==> inputs of run X <==
==> flow/design.v (excerpt) <==
module fft_4pt #(
    parameter DATA_WIDTH = 16
) (
    input clk,
    input rst_n,
    input data_valid_in,
    input  signed [DATA_WIDTH-1:0] x0_r,
    input  signed [DATA_WIDTH-1:0] x0_i,
    input  signed [DATA_WIDTH-1:0] x1_r,
    input  signed [DATA_WIDTH-1:0] x1_i,
    input  signed [DATA_WIDTH-1:0] x2_r,
    input  signed [DATA_WIDTH-1:0] x2_i,
    input  signed [DATA_WIDTH-1:0] x3_r,
    input  signed [DATA_WIDTH-1:0] x3_i,
    output data_valid_out,
    output signed [DATA_WIDTH+1:0] X0_r,
    output signed [DATA_WIDTH+1:0] X0_i,
    output signed [DATA_WIDTH+1:0] X1_r,
    output signed [DATA_WIDTH+1:0] X1_i,
    output signed [DATA_WIDTH+1:0] X2_r,
    output signed [DATA_WIDTH+1:0] X2_i,
    output signed [DATA_WIDTH+1:0] X3_r,
    output signed [DATA_WIDTH+1:0] X3_i
);
clock: 3.0 ns
lec_check: 0
abc_area: 1
cap_margin: 25
cell_pad_in_sites_detail_placement: 2
core_margin: 9
core_utilization: 63
cts_cluster_diameter: 124
gpl_routability_driven: 0
min_routing_layer: met2
place_density: 0.78
slew_margin: 35
tns_end_percent: 75
run.sh (not shown) runs the stock make flow with config.mk's settings and CLKGATE_MAP_FILE=.
==> run H (differences from run X) <==
==> flow/config.mk (replaced) <==
export PLATFORM = sky130hd
export DESIGN_NAME = fft_4pt
export DESIGN_NICKNAME = fft_4pt
export VERILOG_FILES = /design/flow/design.v
export SDC_FILE = /design/flow/constraint.sdc
export NUM_CORES = 4
export LEC_CHECK = 0
export ABC_AREA = 0
export CAP_MARGIN = 20
export CORE_MARGIN = 2
export CORE_UTILIZATION = 72
export CTS_CLUSTER_DIAMETER = 374
export CTS_CLUSTER_SIZE = 97
export PLACE_DENSITY = 0.38
export SLEW_MARGIN = 20
export TNS_END_PERCENT = 5
==> flow/constraint.sdc (replaced) <==
create_clock -name core_clock -period 1.57 [get_ports {clk}]
set_input_delay 0.3140 -clock core_clock [delete_from_list [all_inputs] [get_ports {clk}]]
set_output_delay 0.3140 -clock core_clock [all_outputs]
set_load 0.01 [all_outputs]
==> run Y (differences from run X) <==
==> flow/config.mk (replaced) <==
export PLATFORM = sky130hd
export DESIGN_NAME = fft_4pt
export DESIGN_NICKNAME = fft_4pt
export VERILOG_FILES = /design/flow/design.v
export SDC_FILE = /design/flow/constraint.sdc
export NUM_CORES = 4
export LEC_CHECK = 0
export CAP_MARGIN = 20
export CORE_MARGIN = 2
export CORE_UTILIZATION = 34
export SLEW_MARGIN = 20
==> flow/constraint.sdc (replaced) <==
create_clock -name core_clock -period 2.83 [get_ports {clk}]
set_input_delay 0.5660 -clock core_clock [delete_from_list [all_inputs] [get_ports {clk}]]
set_output_delay 0.5660 -clock core_clock [all_outputs]
set_load 0.01 [all_outputs]
==> impl_metrics.yaml <==
# physical design summary
floorplan:
  core_region_area_um2: 32370
  die_width_um: 184.7
synth:
  synth_nets: 2777
  synthesis.instances: 2366
  ys_cells: 2366
  syn_area_um2: 23500
  synth.most_common_cell: "sky130_fd_sc_hd__dfrtp_1"
  synth_seq_share_pct: 42.91
run_status:
  flow.first_error: "[ERROR DPL-0038] Utilization greater than 100%, impossible to legalize"
  last-stage-reached: "clock tree synthesis"
  outcome: "did not finish"
Source of the figures above: run H

==> impl_metrics.yaml <==
# synthesis and place-and-route metrics
run_status:
  outcome: "no timing/DRC/antenna violations"
synth:
  ys_cells: 2366
  synthesis.instances: 2366
  synth_nets: 2777
  synth.most_common_cell: "sky130_fd_sc_hd__dfrtp_1"
  synth_seq_share_pct: 42.91
sta:
  hold_viol_final: 0
floorplan:
  core_region_area_um2: 68470
Source of the figures above: run Y

==> impl_metrics.yaml <==
# physical design summary
floorplan:
  core_region_area_um2: 39910
  die_y_um: 219.6
  row_count: 73
  die_width_um: 219.6
synth:
  ys_cells: 3276
  synthesis.instances: 3276
  synth.most_common_cell: "sky130_fd_sc_hd__nand2_1"
  synth_nets: 3687
  yosys-stat-area_um2: 25610
  synth_seq_share_pct: 39.38
  syn_area_um2: 25610
  synthesis.yosys.warnings: 1
run_status:
  last-stage-reached: "detailed placement"
  flow.first_error: "Error: detail_place.tcl, 38 bad optional access"
  outcome: "did not finish"
Source of the figures above: run X

